==> inputs of 06-04 <==
==> flow/design.v <==
`timescale 1ns / 1ps
module WcaCicInterp
(
	input wire clock,
	input wire reset,
	input wire enable,
	input wire strobe_cic,
	input wire strobe_if,
	input wire [3:0] log2_rate,
	input  wire [15:0] data_in,
	output wire [15:0] data_out
);
reg [24+15:0] comb1;
reg [24+15:0] comb2;
reg [24+15:0] comb3;
reg [24+15:0] pipe1;
reg [24+15:0] pipe2;
reg [24+15:0] pipe3;
reg [24+15:0] integ1;  
reg [24+15:0] integ2;
reg [24+ 15:0] integ3;
always @(posedge clock)
	if(reset | ~enable)
		begin
			pipe1 <= 0;
			pipe2 <= 0;
			pipe3 <= 0;
			comb1 <= 0;
			comb2 <= 0;
			comb3 <= 0;	
		end
	else if (strobe_cic)
		begin
			comb1 <= data_in;
			pipe1 <= data_in - comb1;
			comb2 <= pipe1;
			pipe2 <= pipe1 - comb2;
			comb3 <= pipe2;
			pipe3 <= pipe2 - comb3;
		end
reg [15:0] data_store;
always @(posedge clock)
	if(reset | ~enable)
		begin
			integ1 <= 0;
			integ2 <= 0;
			integ3 <= 0;
		end
	else if (strobe_if)
		begin
			integ1 <= integ1 + pipe3; 
			integ2 <= integ2 + integ1; 
			integ3 <= integ3 + integ2; 
			case(log2_rate)
				4'h1:  data_store <= integ3[18:3];
				4'h2:  data_store <= integ3[21:6];
				4'h3:  data_store <= integ3[24:9];
				4'h4:  data_store <= integ3[27:12];
				4'h5:  data_store <= integ3[30:15];
				4'h6:  data_store <= integ3[33:18];
				4'h7:  data_store <= integ3[36:21];
				4'h8:  data_store <= integ3[39:24];
				default: data_store <= integ3[15:0];
			endcase
		end
assign data_out = data_store;
endmodule
`timescale 1 ns/100 ps
module WcaCordic12 (reset,ngreset,clock, strobeData, X0, Y0, A0, XN, YN, AN);
  parameter BIT_WIDTH   = 12;
  parameter ITERATIONS  = 12;
  parameter MODE        = 0;  
  input clock, reset, ngreset,strobeData;
  input signed  [BIT_WIDTH-1:0] X0, Y0, A0;
  output signed [BIT_WIDTH-1:0] XN, YN, AN;
  wire signed [BIT_WIDTH-1:0] x_w [ITERATIONS-1:1];
  wire signed [BIT_WIDTH-1:0] y_w [ITERATIONS-1:1];
  wire signed [BIT_WIDTH-1:0] a_w [ITERATIONS-1:1];
    localparam [143:0] arctanLUT = { 12'h0, 12'h1, 12'h1, 12'h3, 12'h5, 12'ha, 12'h14, 12'h29, 12'h51, 12'ha0, 12'h12e,  12'h200  };
    CordicCalc #(0,MODE,BIT_WIDTH) pcc_0(.reset(reset), .ngreset(ngreset), .clock(clock), .strobeData( strobeData),
               .X0(X0), .Y0(Y0), .A0(A0), .aRom(arctanLUT[BIT_WIDTH-1:0]),
               .XN(x_w[1]), .YN(y_w[1]), .AN(a_w[1])  );
    genvar i;
    generate for(i=1; i<ITERATIONS-1; i=i+1) begin: pcc_1
      CordicCalc #(i,MODE,BIT_WIDTH) pcc_1(.reset(reset), .ngreset(ngreset), .clock(clock), .strobeData( strobeData),
               .X0(x_w[i]), .Y0(y_w[i]), .A0(a_w[i]), .aRom(arctanLUT[(i+1)*BIT_WIDTH-1:i*BIT_WIDTH]),
               .XN(x_w[i+1]), .YN(y_w[i+1]), .AN(a_w[i+1])  );
    end
	endgenerate 
    CordicCalc #(ITERATIONS-1,MODE,BIT_WIDTH) pcc_2(.reset(reset),.ngreset(ngreset),.clock(clock), .strobeData( strobeData),
               .X0(x_w[ITERATIONS-1]), .Y0(y_w[ITERATIONS-1]), .A0(a_w[ITERATIONS-1]), 
               .aRom(arctanLUT[ITERATIONS*BIT_WIDTH-1:(ITERATIONS-1)*BIT_WIDTH]),
               .XN(XN), .YN(YN), .AN(AN)  );
endmodule
module CordicCalc(reset,ngreset,clock, strobeData, X0, Y0, A0, XN, YN, AN, aRom);
  parameter RSHIFT = 0;
  parameter MODE = 0;    
  parameter BIT_WIDTH = 12;
  input reset, ngreset, clock, strobeData;
  input  signed [BIT_WIDTH-1:0] X0, Y0, A0;
  input  signed [BIT_WIDTH-1:0] aRom;
  output signed [BIT_WIDTH-1:0] XN, YN, AN;
  wire d;
  reg signed [BIT_WIDTH-1:0] XN, YN, AN;
  assign d = (MODE==0)? A0[BIT_WIDTH-1] : ~Y0[BIT_WIDTH-1];  
  always @ (posedge clock) begin
      if(reset) begin
        AN <=  0;
        XN <=  0;
        YN <=  0;
      end
      else
        if (d & strobeData)    begin 
          AN <=  A0 + aRom; 
          XN <=  X0 + (Y0>>>RSHIFT);
          YN <=  Y0 - (X0>>>RSHIFT);
        end
        else if (strobeData)      begin 
          AN <=  A0 - aRom; 
          XN <=  X0 - (Y0>>>RSHIFT);
          YN <=  Y0 + (X0>>>RSHIFT);
        end       
  end   
endmodule
module WcaUpConverter
(
	input              	clock,
	input              	reset,
	input              	enable,
	input  	wire [7:0]  	cfg,				 
	input  	wire       		strobe_cic,   	 
	input  	wire [31:0] 	phase_cordic, 	 
	input		wire [3:0]  	log2_rate,
	input	  wire			strobe_if,
	input   wire	[31:0] iq_bb_in,
	output  reg		[23:0] iq_if_out
  );
  parameter MODE  =  4'hB; 		 
	wire  aclr = cfg[1];  
	wire [15:0] ihb_in = iq_bb_in[15:0];
	wire [15:0] qhb_in = iq_bb_in[31:16];
	wire [11:0] icor_in;
	wire [11:0] qcor_in;
	wire [23:0] cor_out;
	wire [15:0] icic_in;
	wire [15:0] qcic_in;
	wire hb_strobe_out;
	wire cic_strobe_out;
assign icic_in 		= ihb_in; 
assign qcic_in 		= qhb_in;
generate if( MODE & 3'h2)
  begin
  	wire [15:0] icic_out;
   wire [15:0] qcic_out;
   reg [15:0] icic_latch;
	reg [15:0] qcic_latch;
	WcaCicInterp cic_i (
	 .clock(clock), 
    .reset(reset | aclr), 
    .enable(enable), 
    .strobe_cic(strobe_cic), 
    .strobe_if(strobe_if), 
    .log2_rate(log2_rate), 
    .data_in(icic_in), 
    .data_out(icic_out)
    );
	WcaCicInterp cic_q (
    .clock(clock), 
    .reset(reset | aclr), 
    .enable(enable), 
    .strobe_cic(strobe_cic), 
    .strobe_if(strobe_if), 
    .log2_rate(log2_rate), 
    .data_in(qcic_in), 
    .data_out(qcic_out)
    );
	always @(posedge clock)
	begin
		if( strobe_if)
		 begin
			icic_latch<= icic_out;
			qcic_latch<= qcic_out;
		 end
	end	 
	wire bypassCic    	=  MODE[3] & cfg[3];
   assign icor_in 		= (bypassCic) ? icic_in[15:4] : icic_latch[15:4];
	assign qcor_in 		= (bypassCic) ? qcic_in[15:4] : qcic_latch[15:4] ;
	end
else 
 begin 
    assign icor_in 			= icic_in[15:4] ;
    assign qcor_in 			= qcic_in[15:4] ;
  end   
endgenerate
generate if( MODE & 3'h1)
  begin
  wire [11:0] icordicout_internal;
  wire [11:0] qcordicout_internal;
    reg [11:0] X0;
    reg [11:0] Y0;
    reg [11:0] A0;
    always @(posedge clock) 
     case({strobe_if, phase_cordic[31:30]})
       3'b101 :   
        begin            
            X0 <= -qcor_in;
            Y0 <= icor_in;
            A0 <= phase_cordic[31:20] - 12'h400;                    
        end
       3'b110 :  
        begin
            X0 <= qcor_in;
            Y0 <= -icor_in;
            A0 <= phase_cordic[31:20] + 12'h400;                    
        end
       3'b100:  
			begin
            X0 <= icor_in;
            Y0 <= qcor_in;
            A0 <= phase_cordic [31:20];
        end
       3'b111:  
			begin
            X0 <= icor_in;
            Y0 <= qcor_in;
            A0 <= phase_cordic [31:20];
        end
    endcase
    WcaCordic12  #(12,12,0) cordic
    ( 
       .ngreset(1'b1), .clock(clock),.reset(reset | aclr), .strobeData(strobe_if),
       .X0(X0), .Y0(Y0),.A0(A0),
       .XN(icordicout_internal), .YN(qcordicout_internal), .AN() 
    );	 
	wire bypassCordic    = MODE[3] & cfg[2];
	assign cor_out = (bypassCordic) ? {qcor_in, icor_in} : {qcordicout_internal, icordicout_internal};
  end
else  
  begin
    assign cor_out = {qcor_in, icor_in};
  end
endgenerate 
	always @(posedge clock)
	begin
		if( strobe_if)	iq_if_out <= cor_out;
	end
endmodule  
==> flow/run.sh <==
#!/bin/bash
# the make line also repeats each setting of config.mk as NAME=value (left out here)
make -C /OpenROAD-flow-scripts/flow DESIGN_CONFIG=/design/flow/config.mk WORK_HOME=/design/flow/orfs CLKGATE_MAP_FILE= finish
==> flow/config.mk <==
export PLATFORM = sky130hd
export DESIGN_NAME = WcaUpConverter
export DESIGN_NICKNAME = WcaUpConverter
export VERILOG_FILES = /design/flow/design.v
export SDC_FILE = /design/flow/constraint.sdc
export NUM_CORES = 4
export LEC_CHECK = 0
export CAP_MARGIN = 0
export CORE_MARGIN = 2
export CORE_UTILIZATION = 72
export PLACE_DENSITY = 0.64
export SETUP_SLACK_MARGIN = -0.22
export SLEW_MARGIN = 20
export TNS_END_PERCENT = 10
==> flow/constraint.sdc <==
create_clock -name core_clock -period 2.95 [get_ports {clock}]
set_input_delay 0.5900 -clock core_clock [delete_from_list [all_inputs] [get_ports {clock}]]
set_output_delay 0.5900 -clock core_clock [all_outputs]
set_load 0.01 [all_outputs]
==> 08-03: changes against 06-04 <==
==> flow/config.mk (replaced) <==
export PLATFORM = sky130hd
export DESIGN_NAME = WcaUpConverter
export DESIGN_NICKNAME = WcaUpConverter
export VERILOG_FILES = /design/flow/design.v
export SDC_FILE = /design/flow/constraint.sdc
export NUM_CORES = 4
export LEC_CHECK = 0
export CAP_MARGIN = 20
export CELL_PAD_IN_SITES_GLOBAL_PLACEMENT = 0
export CORE_MARGIN = 2
export CORE_UTILIZATION = 40
export CTS_CLUSTER_SIZE = 64
export GPL_TIMING_DRIVEN = 0
export HOLD_SLACK_MARGIN = -0.07
export SETUP_SLACK_MARGIN = -0.1
export SLEW_MARGIN = 20
==> flow/constraint.sdc (replaced) <==
create_clock -name core_clock -period 7.88 [get_ports {clock}]
set_input_delay 1.5760 -clock core_clock [delete_from_list [all_inputs] [get_ports {clock}]]
set_output_delay 1.5760 -clock core_clock [all_outputs]
set_load 0.01 [all_outputs]
==> 04-09: changes against 06-04 <==
==> flow/config.mk (replaced) <==
export PLATFORM = sky130hd
export DESIGN_NAME = WcaUpConverter
export DESIGN_NICKNAME = WcaUpConverter
export VERILOG_FILES = /design/flow/design.v
export SDC_FILE = /design/flow/constraint.sdc
export NUM_CORES = 4
export LEC_CHECK = 0
export ABC_AREA = 1
export CAP_MARGIN = 5
export CELL_PAD_IN_SITES_DETAIL_PLACEMENT = 1
export CELL_PAD_IN_SITES_GLOBAL_PLACEMENT = 1
export CORE_MARGIN = 4
export CORE_UTILIZATION = 69
export CTS_CLUSTER_DIAMETER = 373
export GPL_ROUTABILITY_DRIVEN = 0
export GPL_TIMING_DRIVEN = 0
export HOLD_SLACK_MARGIN = 0.11
export MAX_ROUTING_LAYER = met4
export MIN_ROUTING_LAYER = met1
export PLACE_DENSITY_LB_ADDON = 0.05
export SETUP_SLACK_MARGIN = 0.3
export SLEW_MARGIN = 10
export TNS_END_PERCENT = 90
==> flow/constraint.sdc (replaced) <==
create_clock -name core_clock -period 3.0 [get_ports {clock}]
set_input_delay 0.6000 -clock core_clock [delete_from_list [all_inputs] [get_ports {clock}]]
set_output_delay 0.6000 -clock core_clock [all_outputs]
set_load 0.01 [all_outputs]
==> reports/metrics.yaml <==
outcome:
  status: "stopped before the end"
  tool.error: "[ERROR FLW-0024] Place density exceeds 1.0 (current PLACE_DENSITY_LB_ADDON =  0.05). Please check if the value of  PLACE_DENSITY_LB_ADDON is between 0 and 0.99."
  haltStage: "global placement without I/O (3_1_place_gp_skip_io)"
floorplan:
  die.size.x_um: 366
synth:
  simple_gate_share: 0.293
  common_cells: "nand2_1 (3680), inv_1 (2373), nor2_1 (1727)"
  xor_share: 0.0496
  mappedNetlistNets: 15100
  syn_inst: 14200
  ys_cells: 14200
(the above is from 04-09)
==> reports/metrics.yaml <==
sta:
  postLayoutSetupSlackWorst_ns: -0.721
  setup_viol: 202
outcome:
  failed_checks: "negative setup slack"
  status: "finished with violations"
synth:
  ys_cells: 9061
  mappedNetlistNets: 9986
(the above is from 06-04)
==> reports/metrics.yaml <==
outcome:
  status: "no timing/DRC/antenna violations"
synth:
  xor_share: 0.0785
  simple_gate_share: 0.147
  syn_inst: 9061
  mappedNetlistNets: 9986
  common_cells: "nor2_1 (1240), dfxtp_1 (988), ha_1 (793)"
layout:
  buf_share: 0.0286
floorplan:
  core_um2: 187000
  die.size.x_um: 437
drt:
  antenna_left: 0
global_route:
  gr-max-usage-layer: "met2"
(the above is from 08-03)
